// flappy_core
module flappy_core(
	input clk,
	input resetn,
	input go,
	input stop,
	input jump,
	input [1:0] sw,
	output [7:0] x,
	output [6:0] y,
	output [2:0] colour,
	output [7:0] HEX0,
	output [7:0] HEX1,
	output [7:0] HEX2,
	output [7:0] HEX3,
	output [14:0] LEDR
	);
clock: 11.8 ns
lec_check: 0
cap_margin: 0
core_aspect_ratio: 0.73
core_margin: 9
core_utilization: 27
gpl_routability_driven: 1
place_density_lb_addon: 0.23
setup_slack_margin: 0.92
slew_margin: 20
run.sh (not shown) runs the stock make flow with config.mk's settings and CLKGATE_MAP_FILE=.
The starting point finished with setup timing left.
Change:
Settings changed: CAP_MARGIN 0 to 20, CORE_ASPECT_RATIO 0.73 to unset, CORE_MARGIN 9 to 2, CORE_UTILIZATION 27 to 67, GPL_ROUTABILITY_DRIVEN 1 to unset, PLACE_DENSITY_LB_ADDON 0.23 to unset, SETUP_SLACK_MARGIN 0.92 to unset.
Clock period 11.8 ns to 10.6 ns, I/O delays scaled along.
What happened:
- The changed run finished but fails on setup timing
- sequential power rose by about 10%
- clock-buffer cell count is lower by 39
- clock skew decreases by 0.023 ns
- sequential cell count stays the same
Change:
Settings changed: ABC_AREA set to 1, CAP_MARGIN 20 to 40, CORE_ASPECT_RATIO set to 1.63, CORE_UTILIZATION 67 to 72, CTS_CLUSTER_DIAMETER set to 91, PLACE_DENSITY_LB_ADDON set to 0.06, SETUP_SLACK_MARGIN set to 3.18.
The new run finished but failed the layout checks on setup timing.
Combinational power went up by 150%.
Critical path depth is unchanged.
Via count went up by 0.51%.
Non-clock buffer count went down by 109.
Wire length went up by 1.3%.
First-iteration DRC count went down by 5.8%.
Design area went down by 2.1%.
Sequential share of layout area went up by 1.1 points.
Worst setup slack gets better by 3.0 ns.

========
== run 3 ==
Starting RTL as in the previous note.
Design flappy_core, start of the top module:
module flappy_core(
	input clk,
	input resetn,
	input go,
	input stop,
	input jump,
	input [1:0] sw,
	output [7:0] x,
	output [6:0] y,
	output [2:0] colour,
	output [7:0] HEX0,
	output [7:0] HEX1,
	output [7:0] HEX2,
	output [7:0] HEX3,
	output [14:0] LEDR
	);
	 wire [27:0] score;
	 wire [3:0] score_thousands;
	 wire [3:0] score_hundreds;
	 wire [3:0] score_tens;
	 wire [3:0] score_ones;
    wire [1112:0] draw;
    wire [27:0] rate;
	 wire [15:0] counter;
    wire start, move, lose;
    control c(
	.clk(clk),
	.go(go),
	.stop(stop),
   .start(start),
	.resetn(resetn),
	.move(move),
	.lose(lose)
	);
    datapath d(
	.clk(clk),
	.start(start),
	.move(move),
	.jump(jump),
	.rate(rate),
	.resetn(resetn),
	.draw(draw),
	.LEDR(LEDR[14:0]),
	.score(score),
	.lose(lose)
	);
    display d0(
	.floor(draw),
	.clk(clk),
	.resetn(resetn),
	.x(x),
	.y(y),
	.colour(colour),
	.counter(counter)
	);
	difficultySwitch diffSw(
		.sel(sw),
		.rate(rate)
	);
	bcd b0(
		.number(score[13:0]),
		.thousands(score_thousands),
		.hundreds(score_hundreds),
		.tens(score_tens),
		.ones(score_ones)
	);
	hex_display h0(
		.IN(score_ones),
		.OUT(HEX0)
	);
	hex_display h1(
		.IN(score_tens),
		.OUT(HEX1)
	);
	hex_display h2(
		.IN(score_hundreds),
		.OUT(HEX2)
	);
	 hex_display h3(
		.IN(score_thousands),
		.OUT(HEX3)
	);
endmodule
Settings: LEC_CHECK=0, CAP_MARGIN=20, CORE_MARGIN=2, CORE_UTILIZATION=71, CTS_CLUSTER_DIAMETER=54, CTS_CLUSTER_SIZE=25, PLACE_DENSITY=0.38, SETUP_SLACK_MARGIN=2.33, SLEW_MARGIN=20; clock period 8.05 ns.
Run 3 finished all stages; however, its layout fails the closing checks, the failures being negative setup slack.
The inputs of run 2 differ from those of run 3 as listed below.
-- flow/config.mk --
<<< run 3, line 8
>>> run 2, line 8
export ABC_AREA = 1
<<< run 3, line 10
export CORE_UTILIZATION = 71
export CTS_CLUSTER_DIAMETER = 54
export CTS_CLUSTER_SIZE = 25
export PLACE_DENSITY = 0.38
export SETUP_SLACK_MARGIN = 2.33
>>> run 2, line 11
export CORE_UTILIZATION = 64
export CTS_CLUSTER_DIAMETER = 294
export PLACE_DENSITY_LB_ADDON = 0.03
==> flow/constraint.sdc <==
create_clock -name core_clock -period 12.3 [get_ports {clk}]
set_input_delay 2.4600 -clock core_clock [delete_from_list [all_inputs] [get_ports {clk}]]
set_output_delay 2.4600 -clock core_clock [all_outputs]
set_load 0.01 [all_outputs]
--- outcome ---
Although run 2 finished all stages, its layout failed final checks on negative setup slack.
For the post-synthesis share of cell area spent on and-or and or-and gates, run 2 came in 0.51 points lower than run 3 did.
Run 2 does better than run 3 on cell area after synthesis.
Summary — overall power, run 2 relative to run 3: lower, by about 23%.
Run 2 against run 3: clock skew rose by 27 ps, first-pass GRT wire length rose by 10000 µm, worst setup slack before clock tree synthesis rose by 5600 ps, number of endpoints failing setup at the final stage stayed essentially flat.

========
== job 4058 ==
The RTL this note starts from:
==> flow/design.v <==
module flappy_core(
	input clk,
	input resetn,
	input go,
	input stop,
	input jump,
	input [1:0] sw,
	output [7:0] x,
	output [6:0] y,
	output [2:0] colour,
	output [7:0] HEX0,
	output [7:0] HEX1,
	output [7:0] HEX2,
	output [7:0] HEX3,
	output [14:0] LEDR
	);
	 wire [27:0] score;
	 wire [3:0] score_thousands;
	 wire [3:0] score_hundreds;
	 wire [3:0] score_tens;
	 wire [3:0] score_ones;
    wire [1112:0] draw;
    wire [27:0] rate;
	 wire [15:0] counter;
    wire start, move, lose;
    control c(
	.clk(clk),
	.go(go),
	.stop(stop),
   .start(start),
	.resetn(resetn),
	.move(move),
	.lose(lose)
	);
    datapath d(
	.clk(clk),
	.start(start),
	.move(move),
	.jump(jump),
	.rate(rate),
	.resetn(resetn),
	.draw(draw),
	.LEDR(LEDR[14:0]),
	.score(score),
	.lose(lose)
	);
    display d0(
	.floor(draw),
	.clk(clk),
	.resetn(resetn),
	.x(x),
	.y(y),
	.colour(colour),
	.counter(counter)
	);
	difficultySwitch diffSw(
		.sel(sw),
		.rate(rate)
	);
	bcd b0(
		.number(score[13:0]),
		.thousands(score_thousands),
		.hundreds(score_hundreds),
		.tens(score_tens),
		.ones(score_ones)
	);
	hex_display h0(
		.IN(score_ones),
		.OUT(HEX0)
	);
	hex_display h1(
		.IN(score_tens),
		.OUT(HEX1)
	);
	hex_display h2(
		.IN(score_hundreds),
		.OUT(HEX2)
	);
	 hex_display h3(
		.IN(score_thousands),
		.OUT(HEX3)
	);
endmodule
module difficultySwitch(
	input [1:0] sel,
	output reg [27:0] rate
	);
	always @(*) begin
		case(sel)
			2'b00: rate = 28'd150;  
			2'b01: rate = 28'd100;  
			2'b10: rate = 28'd80;   
			2'b11: rate = 28'd1500;  
		endcase
	end
endmodule
module control(
	input clk,
	input go,
	input stop,
	input resetn,
	input lose,
	output reg start,
	output reg move
	);
	reg [5:0] cur, next;
	localparam S_READY = 5'd0,
		  S_READY_WAIT = 5'd1,
		  S_MOVE  = 5'd2,
		  S_STOP  = 5'd3;
	always@(*)
	begin: state_table
		case (cur)
			S_READY: next = go ? S_READY_WAIT : S_READY;
			S_READY_WAIT: next = S_MOVE;
			S_MOVE: next = stop ? S_STOP : (lose ? S_READY : S_MOVE);
			S_STOP: next = S_READY;
			default: next = S_READY;
		endcase
	end
	always @(*)
	begin: enable_signals
		start = 1'b0;
		move = 1'b0;
		case (cur) 
			S_READY: begin 
				start = 1'b1;
			end
			S_MOVE: begin 
				move = 1'b1;
			end
			default: begin
			end
		endcase	
	end
	always@(posedge clk) 
	begin: state_FFs
		if (!resetn)
			cur <= S_READY;
		else 
			cur <= next;
	end
endmodule
module datapath (
    input clk,
    input start,
    input move,
    input jump,
	 input [27:0] rate,	
	input resetn,
	output [14:0] LEDR,
	output reg [27:0] score,
	output reg [1112:0] draw,
	output reg lose
    );
    reg [27:0] count;
	 reg [2:0] count2;
	reg [1112:0] obstacles;
    reg [6:0] height;
	reg [4:0] start_falling;
    reg going_up;
	 parameter gap = 7'b0000000;
	 parameter big_gap = {12{gap}};
    always@(posedge clk) begin
		if (!resetn) begin
			count <= rate;
			count2 <= 2'd3;
        	height <= 7'd40;
			going_up <= 1'b1;
			lose <= 1'b0;
			draw <= 1112'b0;
			obstacles[1105:0] <= {7'd35, big_gap, 7'd40, big_gap, 7'd20, big_gap, 7'd30, big_gap, 7'd45, big_gap, 7'd25, big_gap, 7'd35, big_gap, 7'd10};
			score <= 13'b0;
			start_falling <= 5'b0;
		end
        else if (start) begin
        	count <= rate;
        	height <= 7'd40;
         draw <= 1112'b0;
			obstacles[1105:0] <= {7'd35, big_gap, 7'd40, big_gap, 7'd20, big_gap, 7'd30, big_gap, 7'd45, big_gap, 7'd25, big_gap, 7'd35, big_gap, 7'd10};
			going_up <= 1'b1;
			score <= 13'b0;
			lose <= 1'b0;
			count2 <= 2'd3;
        end
		else begin
            if (count == 28'b0) begin
                count <= rate;
				score = score + 1;
				if (count2 == 1'b0) begin
					draw = draw << 7;
					draw[6:0] = obstacles[1105:1099];
					obstacles[1105:0] = {obstacles[1098:0], obstacles[1105:1099]};
					count2 = 2'd3;
				end else
					count2 = count2 - 1;
				if (height == 7'd0) 
					lose <= 1'b1;
				if (height == 7'd80) 
					lose <= 1'b1;
				if (draw[1105:1099] != 7'b0 && (height < draw[1105:1099] || height > draw[1105:1099] + 7'd24))
					lose <= 1'b1;
				if (jump) begin
					start_falling = 5'b1111;
					going_up = 1'b1;			
					end
				else if (start_falling > 0)
					start_falling = start_falling - 1;
				else 
					going_up = 1'b0;
				if (going_up)
					height = height + 1;
				else
					height = height -1;
				draw[1112:1106] = height;
				end
            else
				count <= count - 1;
        end
    end
    assign LEDR[5:0] = 6'b0;
    assign LEDR[7] = 1'b0;
    assign LEDR[6] = going_up;
    assign LEDR[14:8] = height;
endmodule
module display (
    input [1112:0] floor,
    input clk,
	 input resetn,
    output reg [7:0] x,
    output reg [6:0] y,
    output reg [2:0] colour,
	 output reg [15:0] counter
    );
   reg [7:0] x_init;
   reg [8:0] y_init;
	reg [8:0] runner_count;
	reg [6:0] runner_height;
	reg [1112:0] local_draw;
	reg [7:0] y_pixel;
	reg [7:0] pipe_height;  
	reg [8:0] count;
    always@(posedge clk) begin
		if (!resetn) begin
			x_init <= 8'd2;
			y_init <= 9'd84;		
			counter <= 15'b0;
			local_draw <= floor;
			count <= 8'd0;			
		end
		else begin
			if (counter < 15'd12800) begin
				if (counter < 15'd160) begin
					if (counter < 15'd80) 
						x <= 8'd0;
					else 
						x <= 8'd1;
					runner_count = counter % 80;
					y = y_init - runner_count;
					runner_height = floor[1112:1106];
					if (runner_count == 7'd0)
						colour = 3'b011;
					else if (runner_count < runner_height || runner_count > runner_height + 3)
						colour = 3'b011;
					else 
						colour = 3'b100;
				end 
				else begin
					count = (counter-160) % 320;
					if (count < 80)
						x <= x_init;
					else if (count < 160)
						x <= x_init + 1;
					else if (count < 240)
						x <= x_init + 2;
					else if (count < 320)
						x <= x_init + 3;
					y_pixel = count % 80;
					y <= y_init - y_pixel;
					pipe_height = local_draw[1105:1099];
					if (y_pixel < pipe_height || y_pixel > pipe_height + 7'd24)
						colour = 3'b110;
					else 
						colour = 3'b011;
					if (pipe_height == 7'd0) 
						colour = 3'b011;
					if (count == 15'd319) begin
						x_init <= x_init + 4;
						local_draw <= local_draw << 7;
					end
				end
				counter = counter + 1;
			end
			else begin 
				x_init <= 8'd2;
				y_init <= 9'd84;
				counter <= 15'b0;
				local_draw <= floor;
				count <= 8'd0;
			end
		end
	end
endmodule
module hex_display(IN, OUT);
    input [3:0] IN;
	output reg [7:0] OUT;
	always @(*)
	begin
	case(IN[3:0])
		4'b0000: OUT = 7'b1000000;
		4'b0001: OUT = 7'b1111001;
		4'b0010: OUT = 7'b0100100;
		4'b0011: OUT = 7'b0110000;
		4'b0100: OUT = 7'b0011001;
		4'b0101: OUT = 7'b0010010;
		4'b0110: OUT = 7'b0000010;
		4'b0111: OUT = 7'b1111000;
		4'b1000: OUT = 7'b0000000;
		4'b1001: OUT = 7'b0011000;
		4'b1010: OUT = 7'b0001000;
		4'b1011: OUT = 7'b0000011;
		4'b1100: OUT = 7'b1000110;
		4'b1101: OUT = 7'b0100001;
		4'b1110: OUT = 7'b0000110;
		4'b1111: OUT = 7'b0001110;
		default: OUT = 7'b0111111;
	endcase
	end
endmodule
module bcd(number, thousands, hundreds, tens, ones);
   input  [13:0] number;
   output reg [3:0] thousands;
   output reg [3:0] hundreds;
   output reg [3:0] tens;
   output reg [3:0] ones;
   reg [29:0] shift;
   integer i;
   always @(number)
   begin
      shift[29:14] = 0;
      shift[13:0]  = number;
      for (i=0; i<14; i=i+1) begin
         if (shift[17:14] >= 5)
            shift[17:14] = shift[17:14] + 3;
         if (shift[21:18] >= 5)
            shift[21:18] = shift[21:18] + 3;
         if (shift[25:22] >= 5)
            shift[25:22] = shift[25:22] + 3;
		if (shift[29:26] >= 5)
			shift[29:26] = shift[29:26] + 3;
         shift = shift << 1;
      end
	  thousands = shift[29:26];
      hundreds  = shift[25:22];
      tens      = shift[21:18];
      ones      = shift[17:14];
   end
endmodule
export LEC_CHECK = 0
export ABC_AREA = 1
export CAP_MARGIN = 40
export CELL_PAD_IN_SITES_DETAIL_PLACEMENT = 1
export CELL_PAD_IN_SITES_GLOBAL_PLACEMENT = 2
export CORE_ASPECT_RATIO = 1.67
export CORE_MARGIN = 2
export CORE_UTILIZATION = 54
export CTS_CLUSTER_DIAMETER = 43
export CTS_CLUSTER_SIZE = 41
export GPL_ROUTABILITY_DRIVEN = 0
export GPL_TIMING_DRIVEN = 0
export MAX_ROUTING_LAYER = met5
export MIN_ROUTING_LAYER = met2
export PLACE_DENSITY_LB_ADDON = 0.17
export SETUP_SLACK_MARGIN = 3.32
export SLEW_MARGIN = 20
create_clock -name core_clock -period 13.2 [get_ports {clk}]
As the logs show, job 4058 stopped at 3_1_place_gp_skip_io after a tool error, so it never reached the end of the flow.
Inputs modified between job 4058 and job 4791:
==> flow/config.mk <==
export PLATFORM = sky130hd
export DESIGN_NAME = flappy_core
export DESIGN_NICKNAME = flappy_core
export VERILOG_FILES = /design/flow/design.v
export SDC_FILE = /design/flow/constraint.sdc
export NUM_CORES = 4
export LEC_CHECK = 0
export ABC_AREA = 1
export CAP_MARGIN = 20
export CORE_MARGIN = 2
export CORE_UTILIZATION = 72
export CTS_CLUSTER_SIZE = 74
export PLACE_DENSITY = 0.4
export SETUP_SLACK_MARGIN = 3.16
export SLEW_MARGIN = 20
==> flow/constraint.sdc <==
create_clock -name core_clock -period 10.6 [get_ports {clk}]
set_input_delay 2.1200 -clock core_clock [delete_from_list [all_inputs] [get_ports {clk}]]
set_output_delay 2.1200 -clock core_clock [all_outputs]
set_load 0.01 [all_outputs]
- Although it ran to completion, job 4791 produced a layout that fails the final checks because of setup timing.
- Across both runs, height of the die was lower for job 4791 than for job 4058.
- Between job 4058 and job 4791, the flow reports total die area decreasing by more than 10%.
- Job 4791 — cell row count 78 lower, job 4058 as reference
- Measured against job 4058, the core area of job 4791 comes out at 0.75 times the reference value.
Changes in job 7695 relative to job 4791:
--- a/flow/config.mk
+++ b/flow/config.mk
@@ -7,9 +7,6 @@
 export LEC_CHECK = 0
-export ABC_AREA = 1
 export CAP_MARGIN = 20
 export CORE_MARGIN = 2
-export CORE_UTILIZATION = 72
-export CTS_CLUSTER_SIZE = 74
-export PLACE_DENSITY = 0.4
-export SETUP_SLACK_MARGIN = 3.16
+export CORE_UTILIZATION = 45
+export PLACE_DENSITY = 0.6
 export SLEW_MARGIN = 20
==> flow/constraint.sdc <==
create_clock -name core_clock -period 19.1 [get_ports {clk}]
set_input_delay 3.8200 -clock core_clock [delete_from_list [all_inputs] [get_ports {clk}]]
set_output_delay 3.8200 -clock core_clock [all_outputs]
set_load 0.01 [all_outputs]
### Flow results
No stage failed in job 7695, and the final checks on the layout all came back clean.
Relative to job 4791, the mean post-synth cell area measured on job 7695 has increased slightly.
Longest individual stage delay on the worst path (lower): job 4791
Diff job 4791 -> job 7695: part of the total power dissipated in combinational logic shows a reduction of 2.5 points; combinational share of cell area shows no meaningful change; chip area in the Yosys report shows an increase of about 0.9%; number of buffers outside the clock class in the layout shows a reduction of 152.
Setup changes, job 7695 to job 9556
--- a/flow/config.mk
+++ b/flow/config.mk
@@ -9,4 +9,7 @@
 export CORE_MARGIN = 2
-export CORE_UTILIZATION = 45
-export PLACE_DENSITY = 0.6
+export CORE_UTILIZATION = 71
+export CTS_CLUSTER_DIAMETER = 344
+export CTS_CLUSTER_SIZE = 25
+export PLACE_DENSITY = 0.37
+export SETUP_SLACK_MARGIN = 2.39
 export SLEW_MARGIN = 20
==> flow/constraint.sdc <==
create_clock -name core_clock -period 8.05 [get_ports {clk}]
set_input_delay 1.6100 -clock core_clock [delete_from_list [all_inputs] [get_ports {clk}]]
set_output_delay 1.6100 -clock core_clock [all_outputs]
set_load 0.01 [all_outputs]
==> results <==
- Job 7695 reports its top metal layer carrying routed signals as met5 while job 9556 reports met4.
- Ran to the end and failed final checks on setup timing: job 9556.
- Cmp job 9556 vs job 7695: total stage count of the critical path higher in job 9556
- The higher via density per instance of job 7695 and job 9556 is in job 9556.
- Going from job 7695 to job 9556, hold slack saw an increase, internal power contribution saw an increase, final area saw a decrease.
- Per the comparison of job 9556 with job 7695, cell row count saw a decrease; via count saw an increase.
- [job 9556 vs job 7695] cell count: lower in job 9556
No activity file was given, so power comes from the tool's default toggle rates.
